==> inputs of job 7011 <==
// riscv_core
module riscv_core(
    input           sys_clk         ,
    input           sys_rst_n       ,
    output  reg     led_test        ,
    output          iram_cs         ,
    output  [11:0]  iram_addr       ,
    input   [31:0]  iram_rdata      ,
    output          dram_cs         ,
    output  [3:0]   dram_we         ,
    output  [11:0]  dram_addr       ,
    output  [31:0]  dram_wdata      ,
    input   [31:0]  dram_rdata      
);
reg     [31:0]  PC                          ;
wire    [31:0]  alu_add4_data               ; 
wire    [31:0]  pc_mux_data                 ;
wire    [31:0]  alu_imm_data                ;
wire    [31:0]  instruct_data               ;
wire    [31:0]  PC_line2_out                ;
wire    [31:0]  instruct_data_line2_out     ;
wire    [6:0]   instruct_op                 ;
wire    [2:0]   instruct_func3              ;
wire            ctrl_mux_sel                ;
wire            if_flush                    ;
wire            pc_mux_sel                  ;
wire            pc_stop                     ;
wire    [1:0]   imm_add_data0_sel           ;
wire    [1:0]   rd_data_sel                 ;
wire            rd_addr_sel                 ;
wire            reg_wr_imm                  ;
wire            reg_wr_wb                   ;
wire            mem2reg_sel                 ;
wire    [1:0]   exAlu_op                    ;
wire            mem_wr                      ;
wire            mem_rd                      ;
wire    [2:0]   mem_op                      ;
wire            exAlu_data1_sel             ;
wire            ctrl_mux_reg_wr             ;
wire            ctrl_mux_mem2reg_sel        ;
wire    [1:0]   ctrl_mux_exAlu_op           ;
wire            ctrl_mux_mem_wr             ;
wire            ctrl_mux_mem_rd             ;
wire    [2:0]   ctrl_mux_mem_op             ;
wire            ctrl_mux_exAlu_data1_sel    ;
  ...
clock: 5.51 ns
lec_check: 0
cap_margin: 20
cell_pad_in_sites_detail_placement: 0
cell_pad_in_sites_global_placement: 2
core_margin: 2
core_utilization: 61
cts_cluster_diameter: 362
cts_cluster_size: 48
gpl_routability_driven: 1
slew_margin: 20
run.sh (not shown) runs the stock make flow with config.mk's settings and CLKGATE_MAP_FILE=.
==> job 9357: changes against job 7011 <==
- ABC_AREA: not set -> 1
- CAP_MARGIN: 20 -> 10
- CELL_PAD_IN_SITES_GLOBAL_PLACEMENT: 2 -> 0
- CORE_UTILIZATION: 61 -> 72
- CTS_CLUSTER_DIAMETER: 362 -> not set
- CTS_CLUSTER_SIZE: 48 -> not set
- MIN_ROUTING_LAYER: not set -> met1
- SETUP_SLACK_MARGIN: not set -> 1.94
- TNS_END_PERCENT: not set -> 100
==> flow/constraint.sdc (replaced) <==
create_clock -name core_clock -period 6.68 [get_ports {sys_clk}]
set_input_delay 1.3360 -clock core_clock [delete_from_list [all_inputs] [get_ports {sys_clk}]]
set_output_delay 1.3360 -clock core_clock [all_outputs]
set_load 0.01 [all_outputs]
==> job 8293: changes against job 7011 <==
- CELL_PAD_IN_SITES_DETAIL_PLACEMENT: 0 -> 1
- CELL_PAD_IN_SITES_GLOBAL_PLACEMENT: 2 -> 1
- CORE_UTILIZATION: 61 -> 30
- CTS_CLUSTER_DIAMETER: 362 -> not set
- CTS_CLUSTER_SIZE: 48 -> not set
- PLACE_DENSITY: not set -> 0.45
==> flow/constraint.sdc (replaced) <==
create_clock -name core_clock -period 7.76 [get_ports {sys_clk}]
set_input_delay 1.5520 -clock core_clock [delete_from_list [all_inputs] [get_ports {sys_clk}]]
set_output_delay 1.5520 -clock core_clock [all_outputs]
set_load 0.01 [all_outputs]
==> changes_impl.md <==
### Metrics

- Status: complete, no violations
- Synthesized cell area: approximately 0.074 mm^2
- Post-Synth Adder-Cell Area: 0.0284
- Most frequent cells after synthesis: dfrtp_1 (1331), nor2_1 (1134), a21oi_1 (1024), clkbuf_1 (668), nand2_1 (517)
- # rows: about 180
- Core area: about 0.25 mm^2
- Yosys chip area: between 0.07 and 0.08 mm^2
- MUX area fraction: 0.0353
- Xor/xnor share: 0.0156
- Top non-seq family: AND-OR/OR-AND gates
- Top cells by area: dfrtp_1 (45%), a21oi_1 (6.9%), nor2_1 (5.8%)
- Synthesized netlist cell count: a little over 8000
- Die Footprint: about 0.25 mm^2
[end of results for job 8293]
==> changes_impl.md <==
### Physical design

- Synthesized cell area: 0.0778 mm^2
- Post-Synth Adder-Cell Area: 0.0270
- Top cells by area: dfrtp_1 (43%), nand2_1 (13%), inv_1 (6.7%)
- Yosys chip area: between 0.07 and 0.08 mm^2
- Status: did not finish
- Die Footprint: about 0.11 mm^2
- Core area: roughly 0.11 mm^2
- Stopped at: global routing (5_1_grt)
- Run Error: [ERROR GRT-0232] Routing congestion too high. Check the congestion heatmap in the GUI.
- Top non-seq family: simple AND/OR/NAND/NOR gates
- MUX area fraction: 0
- FFs w/ async S/R, synth: 1.00
- Most common cell in the netlist: nand2_1
- Synthesized netlist cell count: roughly 10000
- Post-synth regs: between 1000 and 1500
- Xor/xnor share: 0.0113
- Most frequent cells after synthesis: nand2_1 (2748), inv_1 (1382), dfrtp_1 (1331), o21ai_0 (999), o22ai_1 (671)
- # rows: 120
[end of results for job 9357]
==> changes_impl.md <==
### Physical design

- Status: did not finish
- Stopped at: global placement without I/O (3_1_place_gp_skip_io)
- Run Error: [ERROR GPL-0301] Utilization 111.130 % exceeds 100%.
- Most common cell in the netlist: dfrtp_1
- Synthesized netlist cell count: ~8000
- Yosys chip area: between 0.07 and 0.08 mm^2
- Die Footprint: between 0.1 and 0.15 mm^2
- Xor/xnor share: 0.0156
- # rows: ~130
- MUX area fraction: 0.0353
- Top non-seq family: AND-OR/OR-AND gates
- Post-Synth Adder-Cell Area: 0.0284
- Core area: 0.120 mm^2
- Top cells by area: dfrtp_1 (45%), a21oi_1 (6.9%), nor2_1 (5.8%)
- Synthesized cell area: 0.0739 mm^2
[end of results for job 7011]

========
==> run a: inputs <==
riscv_core again, from the RTL that the note above started with.
Settings: LEC_CHECK=0, ABC_AREA=0, CAP_MARGIN=40, CELL_PAD_IN_SITES_DETAIL_PLACEMENT=1, CELL_PAD_IN_SITES_GLOBAL_PLACEMENT=1, CORE_MARGIN=2, CORE_UTILIZATION=65, GPL_ROUTABILITY_DRIVEN=1, GPL_TIMING_DRIVEN=0, MIN_ROUTING_LAYER=met2, SETUP_SLACK_MARGIN=1.94, SLEW_MARGIN=20, TNS_END_PERCENT=10; clock period 11.0 ns.
==> inputs of run b, as changes to run a <==
ABC_AREA = unset   (was 0)
CAP_MARGIN = 20   (was 40)
CORE_UTILIZATION = 30   (was 65)
GPL_TIMING_DRIVEN = unset   (was 0)
MIN_ROUTING_LAYER = unset   (was met2)
PLACE_DENSITY = 0.45   (was unset)
SETUP_SLACK_MARGIN = unset   (was 1.94)
TNS_END_PERCENT = unset   (was 10)
==> flow/constraint.sdc (replaced) <==
create_clock -name core_clock -period 10.0 [get_ports {sys_clk}]
set_input_delay 2.0000 -clock core_clock [delete_from_list [all_inputs] [get_ports {sys_clk}]]
set_output_delay 2.0000 -clock core_clock [all_outputs]
set_load 0.01 [all_outputs]
==> inputs of run c, as changes to run a <==
ABC_AREA = unset   (was 0)
CAP_MARGIN = 20   (was 40)
CELL_PAD_IN_SITES_DETAIL_PLACEMENT = unset   (was 1)
CELL_PAD_IN_SITES_GLOBAL_PLACEMENT = unset   (was 1)
CORE_UTILIZATION = 40   (was 65)
GPL_ROUTABILITY_DRIVEN = unset   (was 1)
GPL_TIMING_DRIVEN = unset   (was 0)
MIN_ROUTING_LAYER = unset   (was met2)
SETUP_SLACK_MARGIN = 1.1   (was 1.94)
TNS_END_PERCENT = unset   (was 10)
==> flow/constraint.sdc (replaced) <==
create_clock -name core_clock -period 4.4 [get_ports {sys_clk}]
set_input_delay 0.8800 -clock core_clock [delete_from_list [all_inputs] [get_ports {sys_clk}]]
set_output_delay 0.8800 -clock core_clock [all_outputs]
set_load 0.01 [all_outputs]
==> comparison table <==
metric                                                          run a                      run c           run b
Power share of the clock group                                      -                      0.316           0.385
Total Routing Usage GR                                              -                      0.485           0.389
Maximum ir drop on the vdd rail                                     -                   0.405 mV        0.162 mV
Area growth from synthesis to final layout                          -                      45.1%           17.0%
Clock tree from TritonCTS                                           -                        yes             yes
Final Hold Violation Tally                                          -                          7               0
Status                                      aborted with a tool error   finished with violations  finished clean
Failing step                                                  4_1_cts                          -               -
Violated checks                                                     -  hold timing, setup timing               -
Met2 Wirelength                                                     -                     192 mm          223 mm
CP Launch Type                                                      -                 input port      input port
Worst path bufs/invs                                                -                          7               2
Detailed-route vias per instance                                    -                       6.88            6.52
Vertical extent of the die                                     341 µm                     434 µm          500 µm
Final nets                                                          -                       9949            8302
Post-Route Skew                                                     -                  0.0431 ns       0.0880 ns
Clock net power                                                     -                   13800 µW         6700 µW
Num CTS Buffers                                                     -                        152             169
Number of gates resized after CTS                                   -                        657               0

========
==> ember <==
Starting RTL as in the previous note.
export LEC_CHECK = 0
export CAP_MARGIN = 5
export CELL_PAD_IN_SITES_DETAIL_PLACEMENT = 1
export CELL_PAD_IN_SITES_GLOBAL_PLACEMENT = 0
export CORE_ASPECT_RATIO = 0.57
export CORE_MARGIN = 2
export CORE_UTILIZATION = 42
export CTS_CLUSTER_DIAMETER = 55
export GPL_ROUTABILITY_DRIVEN = 0
export GPL_TIMING_DRIVEN = 1
export MIN_ROUTING_LAYER = met2
export SLEW_MARGIN = 30
create_clock -name core_clock -period 4.7 [get_ports {sys_clk}]
==> maple: changes against ember <==
- CELL_PAD_IN_SITES_DETAIL_PLACEMENT: 1 -> 2
- CORE_ASPECT_RATIO: 0.57 -> 0.64
- CORE_UTILIZATION: 42 -> 61
- CTS_CLUSTER_DIAMETER: 55 -> not set
- GPL_ROUTABILITY_DRIVEN: 0 -> 1
- GPL_TIMING_DRIVEN: 1 -> not set
- MAX_ROUTING_LAYER: not set -> met4
- MIN_ROUTING_LAYER: met2 -> met1
- PLACE_DENSITY_LB_ADDON: not set -> 0.08
- SLEW_MARGIN: 30 -> 20
- TNS_END_PERCENT: not set -> 25
==> flow/constraint.sdc (replaced) <==
create_clock -name core_clock -period 5.59 [get_ports {sys_clk}]
set_input_delay 1.1180 -clock core_clock [delete_from_list [all_inputs] [get_ports {sys_clk}]]
set_output_delay 1.1180 -clock core_clock [all_outputs]
set_load 0.01 [all_outputs]
==> tundra: changes against ember <==
- ABC_AREA: not set -> 1
- CAP_MARGIN: 5 -> 20
- CELL_PAD_IN_SITES_DETAIL_PLACEMENT: 1 -> 0
- CORE_ASPECT_RATIO: 0.57 -> not set
- CORE_UTILIZATION: 42 -> 72
- CTS_CLUSTER_DIAMETER: 55 -> 349
- CTS_CLUSTER_SIZE: not set -> 96
- GPL_ROUTABILITY_DRIVEN: 0 -> 1
- GPL_TIMING_DRIVEN: 1 -> not set
- MIN_ROUTING_LAYER: met2 -> not set
- PLACE_DENSITY: not set -> 0.45
- SETUP_SLACK_MARGIN: not set -> 0.68
- SLEW_MARGIN: 30 -> 20
==> flow/constraint.sdc (replaced) <==
create_clock -name core_clock -period 3.58 [get_ports {sys_clk}]
set_input_delay 0.7160 -clock core_clock [delete_from_list [all_inputs] [get_ports {sys_clk}]]
set_output_delay 0.7160 -clock core_clock [all_outputs]
set_load 0.01 [all_outputs]
==> git commit body <==
Record implementation results from latest flow run

* Stage reached: 5_1_grt
- Cell Count Post-Placement: 13290
- For reference, the top cells by area after synthesis are sky130_fd_sc_hd__dfrtp_1 43%, sky130_fd_sc_hd__nand2_1 13%, sky130_fd_sc_hd__inv_1 6.7%.
* Post-synth top area share: 0.4279
- Simple-gate portion of the synthesized area: 0.2264
- Synthesized cell area: 0.07785 mm^2
* HPWL reported at the end of detailed placement: 286100 um
* Global-route congestion overflow total: 3484
* Met2 Use GR: 1.060
- Highest-utilization routing layer at the global route stage: met2
- First Err: [ERROR GRT-0116] Global routing finished with congestion. Check the congestion regions in the DRC Viewer.
* Synthesized-area fraction occupied by ao, oa, aoi and oai cells: 0.2002
* Number of resized instances in the post-cts repair step: 1051
- Placement Cell Area: 0.09549 mm^2
- Total cell area reported by yosys after synthesis: 0.07785 mm^2
- Met3 Track Usage GR: 0.8933
- In the post-synthesis netlist, the cell with the most instances is sky130_fd_sc_hd__nand2_1.
- Largest family of logic cells by area: simple AND/OR/NAND/NOR gates
* Number of distinct library cell variants in the gate-level netlist after synthesis: 67
* Number of standard-cell rows in the floorplan: 120
* Core box area: 0.1072 mm^2
* Outcome: aborted with a tool error
[end of results for tundra]
==> git commit body <==
Record implementation results from latest flow run

* Number of distinct library cell variants in the gate-level netlist after synthesis: 91
- Met2 Use GR: 0.9585
- After floorplanning, the core was sized to cover 0.1752 mm^2.
* Largest cells by area: sky130_fd_sc_hd__dfrtp_1 45%, sky130_fd_sc_hd__a21oi_1 6.9%, sky130_fd_sc_hd__nor2_1 5.8%
* Most instantiated library cell after synthesis: sky130_fd_sc_hd__dfrtp_1
* Outcome: aborted with a tool error
- HPWL reported at the end of detailed placement: 342800 um
* Placement Cell Area: 0.09114 mm^2
* Largest family of logic cells by area: AND-OR/OR-AND gates
* Number of resized instances in the post-cts repair step: 535
* Post-synth top area share: 0.4506
- According to the floorplan log, the row count is 116.
* Simple-gate portion of the synthesized area: 0.1327
* Synthesized-area fraction occupied by ao, oa, aoi and oai cells: 0.2887
- CTS Hold Bufs: 0
- Synthesized cell area: 0.07392 mm^2
- First Err: [ERROR GRT-0116] Global routing finished with congestion. Check the congestion regions in the DRC Viewer.
* Met3 Track Usage GR: 1.266
- Global-route congestion overflow total: 12320
- Cell Count Post-Placement: 11430
* Highest-utilization routing layer at the global route stage: met3
* Stage reached: 5_1_grt
[end of results for ember]
==> git commit body <==
Record implementation results from latest flow run

- According to the floorplan log, the row count is 102.
- Per the synthesis report, the AND-OR/OR-AND share of the synthesized area is 0.2887.
- Simple-gate portion of the synthesized area: 0.1327
- Before any placement, the netlist area is recorded as 0.07392 mm^2.
* Largest cells by area: sky130_fd_sc_hd__dfrtp_1 45%, sky130_fd_sc_hd__a21oi_1 6.9%, sky130_fd_sc_hd__nor2_1 5.8%
- Total cell area reported by yosys after synthesis: 0.07392 mm^2
- The core region is 0.1206 mm^2.
- Post-synth top area share: 0.4506
- Most instantiated library cell after synthesis: sky130_fd_sc_hd__dfrtp_1
* Stage reached: 3_5_place_dp
- Outcome: aborted with a tool error
- First Err: Error: detail_place.tcl, 38 bad optional access
[end of results for maple]
Power is estimated from default activity; no workload was simulated.
